## FIR_Periph
module FIR_Periph #
(parameter C_S_AXI_ADDR_WIDTH = 8, C_S_AXI_DATA_WIDTH = 32, DATA_WIDTH =16, NUM_FILTERS=3, NUM_TAPS=15) (
    input clk,
    input calc,
    output reg calcDone,
    input channel,
    input [DATA_WIDTH-1:0] rawData,
    output reg [DATA_WIDTH-1:0] filterData,
    output reg enabled,
    input                               rd,
    input      [C_S_AXI_ADDR_WIDTH-1:0] rdAddr,
    output reg [C_S_AXI_DATA_WIDTH-1:0] rdData,
    input                               wr,
    input      [C_S_AXI_ADDR_WIDTH-1:0] wrAddr,
    input      [C_S_AXI_DATA_WIDTH-1:0] wrData,
    input reset_l
);
parameter ADDR_WIDTH = C_S_AXI_ADDR_WIDTH-$clog2(C_S_AXI_DATA_WIDTH/8);  
parameter BYTE_BITS = $clog2(C_S_AXI_DATA_WIDTH/8);
parameter TAP_ADDR_WIDTH = $clog2(NUM_TAPS);
parameter RESET = 0, IDLE = 1, CALC = 2 ;
reg [3:0] nextState, currentState;
reg [TAP_ADDR_WIDTH-1:0] hAddr, xAddr;
reg [DATA_WIDTH-1:0] hData, xData;
reg wrX[0:1];
reg [TAP_ADDR_WIDTH-1:0] currentIndex[0:1], currentIndex_D [0:1];
reg [TAP_ADDR_WIDTH-1:0]        xIndex, xIndex_D, hIndex, hIndex_D;
wire signed [DATA_WIDTH-1:0] x[1:0];
reg signed [DATA_WIDTH-1:0] MAC[0:NUM_FILTERS-1], MAC_D [0:NUM_FILTERS-1];
reg signed [2*DATA_WIDTH-1:0] MAC_D_temp [0:NUM_FILTERS-1], temp_output[0:NUM_FILTERS-1];
reg [DATA_WIDTH-1:0] y_D;
reg signed [DATA_WIDTH-1:0] atten[0:NUM_FILTERS-1], atten_D [0:NUM_FILTERS-1];
reg channel_D, channel_Q;
reg [C_S_AXI_DATA_WIDTH-1:0] status, status_D;
ram #(.ADDR_WIDTH(TAP_ADDR_WIDTH),.DATA_WIDTH(DATA_WIDTH)) ram_x0 (
    .clk(clk),
    .addr(xAddr),
    .write_enable(wrX[0]),
    .data_in(xData),
    .data_out(x[0])
);
ram #(.ADDR_WIDTH(TAP_ADDR_WIDTH),.DATA_WIDTH(DATA_WIDTH)) ram_x1 (
    .clk(clk),
    .addr(xAddr),
    .write_enable(wrX[1]),
    .data_in(xData),
    .data_out(x[1])
);
reg wrH [0:NUM_FILTERS-1];
wire signed [DATA_WIDTH-1:0] h  [0:NUM_FILTERS-1];
genvar j;
generate
    for(j=0; j<NUM_FILTERS; j=j+1) begin
        ram #(TAP_ADDR_WIDTH, DATA_WIDTH) ram_h
        (
            .clk(clk),
  ...
Settings: LEC_CHECK=0, ABC_AREA=1, CAP_MARGIN=10, CORE_MARGIN=2, CORE_UTILIZATION=72, CTS_CLUSTER_DIAMETER=221, CTS_CLUSTER_SIZE=31, PLACE_DENSITY=0.6, SETUP_SLACK_MARGIN=2.67, SLEW_MARGIN=20; clock period 19.6 ns.
run.sh (not shown) runs the stock make flow with config.mk's settings and CLKGATE_MAP_FILE=.
The first run ended with an error in global routing, error GRT-0232.
Next try:
- ABC_AREA: 1 -> not set
- CAP_MARGIN: 10 -> 20
- CORE_ASPECT_RATIO: not set -> 0.55
- CORE_UTILIZATION: 72 -> 71
- CTS_CLUSTER_DIAMETER: 221 -> 28
- CTS_CLUSTER_SIZE: 31 -> not set
- PLACE_DENSITY: 0.6 -> not set
- SETUP_SLACK_MARGIN: 2.67 -> 4.49
- clock period: 19.6 -> 17.6 ns (I/O delays scaled with it)
This time the run finished but failed the layout checks on setup timing.
Die size rose by 2.5%.
Synthesized cell count fell by 7.7%.
Synthesized area rose by 1.0%.
Next try:
- CORE_ASPECT_RATIO: 0.55 -> not set
- CORE_UTILIZATION: 71 -> 60
- CTS_CLUSTER_DIAMETER: 28 -> not set
- PLACE_DENSITY: not set -> 0.6
- SETUP_SLACK_MARGIN: 4.49 -> not set
- clock period: 17.6 -> 23.6 ns (I/O delays scaled with it)
Effect: The new run finished with timing, DRC and antenna clean; area after synthesis does not change; final area is lower by 5.4%; worst hold slack is worse by 0.0060 ns; first-iteration DRC count decreases by 54%; sequential share of layout area is higher by 1.7 points; core utilization goes down by 18 points; non-clock buffer count is lower by 390; worst setup slack improved by 4.7 ns.
Next try:
- CORE_UTILIZATION: 60 -> 45
What happened: Wire length is higher by about 0.5%; sequential share of layout area is lower by 0.27 points; area after synthesis does not change; register-to-register slack degrades by 0.13 ns; design area is higher by 0.89%; die area is higher by 33%; setup slack improves by 0.076 ns; critical path depth stays the same.

---

FIR_Periph again, from the RTL that the note above started with.
==> flow/config.mk <==
export PLATFORM = sky130hd
export DESIGN_NAME = FIR_Periph
export DESIGN_NICKNAME = FIR_Periph
export VERILOG_FILES = /design/flow/design.v
export SDC_FILE = /design/flow/constraint.sdc
export NUM_CORES = 4
export LEC_CHECK = 0
export ABC_AREA = 1
export CAP_MARGIN = 15
export CORE_MARGIN = 2
export CORE_UTILIZATION = 70
export CTS_CLUSTER_DIAMETER = 28
export MAX_ROUTING_LAYER = met4
export PLACE_DENSITY = 0.6
export SETUP_SLACK_MARGIN = 5.0
export SLEW_MARGIN = 20
==> flow/constraint.sdc <==
create_clock -name core_clock -period 19.5 [get_ports {clk}]
set_input_delay 3.9000 -clock core_clock [delete_from_list [all_inputs] [get_ports {clk}]]
set_output_delay 3.9000 -clock core_clock [all_outputs]
set_load 0.01 [all_outputs]
The first run died in global routing (5_1_grt).
Then changed:
CAP_MARGIN = 20   (was 15)
CORE_UTILIZATION = 67   (was 70)
CTS_CLUSTER_DIAMETER = 256   (was 28)
SETUP_SLACK_MARGIN = default   (was 5.0)
clock period = 19.1 ns   (was 19.5 ns; I/O delays follow)
Effect:
- The new run reached the layout checks and failed them: setup timing
- area after synthesis is unchanged
- die area grows by a few percent
- synthesized cell count is unchanged
Then changed:
ABC_AREA = default   (was 1)
CAP_MARGIN = 15   (was 20)
CORE_UTILIZATION = 71   (was 67)
CTS_CLUSTER_DIAMETER = default   (was 256)
MAX_ROUTING_LAYER = default   (was met4)
PLACE_DENSITY = default   (was 0.6)
SETUP_SLACK_MARGIN = 3.97   (was default)
TNS_END_PERCENT = 5   (was default)
clock period = 15.5 ns   (was 19.1 ns; I/O delays follow)
The new run finished but failed the layout checks on setup timing.
Count of clock-buffer cells in the layout fell by 11.
Worst hold slack degrades by 0.0054 ns.
Via count fell by 4.2%.
Then changed:
ABC_AREA = 1   (was default)
CAP_MARGIN = 20   (was 15)
CORE_UTILIZATION = 72   (was 71)
CTS_CLUSTER_SIZE = 97   (was default)
PLACE_DENSITY = 0.43   (was default)
SETUP_SLACK_MARGIN = default   (was 3.97)
TNS_END_PERCENT = default   (was 5)
clock period = 8.73 ns   (was 15.5 ns; I/O delays follow)
With this change the flow aborted during global routing (5_1_grt).
Die size came out lower by 2.4%.
Synthesized cell count went up by 8.4%.
Synthesized area shrinks by 1.0%.

---

## oak
Starting RTL as in the previous note.
Settings: LEC_CHECK=0, CAP_MARGIN=20, CELL_PAD_IN_SITES_GLOBAL_PLACEMENT=1, CORE_ASPECT_RATIO=1.66, CORE_MARGIN=2, CORE_UTILIZATION=51, GPL_TIMING_DRIVEN=1, HOLD_SLACK_MARGIN=-0.05, PLACE_DENSITY_LB_ADDON=0.21, SLEW_MARGIN=40, TNS_END_PERCENT=55; clock period 17.9 ns.
[oak] flow finished | final checks: failed | reasons: negative setup slack
Input changes introduced in pine (baseline for comparison: oak):
==> flow/config.mk <==
export PLATFORM = sky130hd
export DESIGN_NAME = FIR_Periph
export DESIGN_NICKNAME = FIR_Periph
export VERILOG_FILES = /design/flow/design.v
export SDC_FILE = /design/flow/constraint.sdc
export NUM_CORES = 4
export LEC_CHECK = 0
export ABC_AREA = 1
export CAP_MARGIN = 20
export CORE_MARGIN = 2
export CORE_UTILIZATION = 67
export MAX_ROUTING_LAYER = met4
export PLACE_DENSITY = 0.6
export SLEW_MARGIN = 20
export TNS_END_PERCENT = 5
==> flow/constraint.sdc <==
create_clock -name core_clock -period 19.1 [get_ports {clk}]
set_input_delay 3.8200 -clock core_clock [delete_from_list [all_inputs] [get_ports {clk}]]
set_output_delay 3.8200 -clock core_clock [all_outputs]
set_load 0.01 [all_outputs]
==> results <==
In pine the implementation ran to completion but is not tape-out ready, as the final checks report negative setup slack.
pine vs oak — final setup slack of the worst path rose 1.80 ns.
Diff oak -> pine: total routed wirelength rose 1.7%.
Changes in birch relative to pine:
==> flow/config.mk <==
export PLATFORM = sky130hd
export DESIGN_NAME = FIR_Periph
export DESIGN_NICKNAME = FIR_Periph
export VERILOG_FILES = /design/flow/design.v
export SDC_FILE = /design/flow/constraint.sdc
export NUM_CORES = 4
export LEC_CHECK = 0
export CAP_MARGIN = 15
export CELL_PAD_IN_SITES_GLOBAL_PLACEMENT = 0
export CORE_ASPECT_RATIO = 1.97
export CORE_MARGIN = 9
export CORE_UTILIZATION = 27
export CTS_CLUSTER_DIAMETER = 192
export GPL_TIMING_DRIVEN = 0
export MAX_ROUTING_LAYER = met4
export SETUP_SLACK_MARGIN = 2.03
export SLEW_MARGIN = 10
export TNS_END_PERCENT = 20
==> flow/constraint.sdc <==
create_clock -name core_clock -period 25.5 [get_ports {clk}]
set_input_delay 5.1000 -clock core_clock [delete_from_list [all_inputs] [get_ports {clk}]]
set_output_delay 5.1000 -clock core_clock [all_outputs]
set_load 0.01 [all_outputs]
==> comparison <==
- Cell count of the worst hold path on birch is up relative to pine.
- Compared with pine, in birch die footprint increased by about 160% relative to the old numbers, setup slack after layout increased by 3.04 ns relative to the old numbers.
- Summary — routed metal-1 wirelength, birch relative to pine: lower, by about 2%.
- On highest cell delay on the worst timing path, the higher figure sits with birch, not pine.
- Relative to pine, the clock-pin slew reported for the worst setup and hold paths after clock tree synthesis of birch is higher by 0.02 ns.
- Both conditions hold for birch: the flow ran to the end and the final layout passed the timing, DRC and antenna checks.
- Cell count after synthesis (higher): pine
What maple does differently from birch at the input level:
==> flow/config.mk <==
export PLATFORM = sky130hd
export DESIGN_NAME = FIR_Periph
export DESIGN_NICKNAME = FIR_Periph
export VERILOG_FILES = /design/flow/design.v
export SDC_FILE = /design/flow/constraint.sdc
export NUM_CORES = 4
export LEC_CHECK = 0
export ABC_AREA = 1
export CAP_MARGIN = 20
export CELL_PAD_IN_SITES_GLOBAL_PLACEMENT = 1
export CORE_MARGIN = 8
export CORE_UTILIZATION = 45
export CTS_CLUSTER_DIAMETER = 26
export GPL_TIMING_DRIVEN = 0
export MAX_ROUTING_LAYER = met4
export MIN_ROUTING_LAYER = met1
export PLACE_DENSITY_LB_ADDON = 0.09
export SETUP_SLACK_MARGIN = -1.12
export SLEW_MARGIN = 35
export TNS_END_PERCENT = 70
==> flow/constraint.sdc <==
create_clock -name core_clock -period 24.0 [get_ports {clk}]
set_input_delay 4.8000 -clock core_clock [delete_from_list [all_inputs] [get_ports {clk}]]
set_output_delay 4.8000 -clock core_clock [all_outputs]
set_load 0.01 [all_outputs]
Notes after the runs:
| largest net degree at the start of global routing | maple vs birch | about 14% higher |. [compare] base=birch new=maple: complex-gate fraction of the synthesized area increased 2.2 points, wire length decreased 4.1%, global-route wire length before repair decreased 1.4%, iteration tally of the first detailed-router pass increased 1. The cell with the largest stage delay on the worst path comes out sky130_fd_sc_hd__a311oi_4 in one run and sky130_fd_sc_hd__fa_1 in the other, namely in birch and maple respectively. From the logs: maple reached the end of the flow and failed the layout checks with negative setup slack.
> inputs changed (maple -> cedar)
==> flow/config.mk <==
export PLATFORM = sky130hd
export DESIGN_NAME = FIR_Periph
export DESIGN_NICKNAME = FIR_Periph
export VERILOG_FILES = /design/flow/design.v
export SDC_FILE = /design/flow/constraint.sdc
export NUM_CORES = 4
export LEC_CHECK = 0
export ABC_AREA = 1
export CAP_MARGIN = 10
export CORE_MARGIN = 2
export CORE_UTILIZATION = 72
export CTS_CLUSTER_DIAMETER = 221
export CTS_CLUSTER_SIZE = 73
export PLACE_DENSITY = 0.6
export SETUP_SLACK_MARGIN = 2.67
export SLEW_MARGIN = 20
==> flow/constraint.sdc <==
create_clock -name core_clock -period 19.6 [get_ports {clk}]
set_input_delay 3.9200 -clock core_clock [delete_from_list [all_inputs] [get_ports {clk}]]
set_output_delay 3.9200 -clock core_clock [all_outputs]
set_load 0.01 [all_outputs]
## What came out
cedar terminated abnormally: 5_1_grt reported ODB-0269.
Between maple and cedar, the cell area after synthesis does not differ in any meaningful way.
Re estimated wirelength of the detail-placed design: maple was higher than cedar.
Taking cedar as 1.0, maple lands at 0.21 on number of gates resized after cts.
Number of buffers inserted by post-CTS setup repair in cedar vs maple: up 96
Side by side, floorplan core density turned out higher in cedar than in maple.
For the cell total after placement, cedar came in 3.4% lower than maple did.
Across both runs, pre-CTS setup slack was higher for cedar than for maple.
In cedar, the area of the die came out 40% below the value in maple.
Diff maple..cedar | count of mapped cells out of synthesis | unchanged
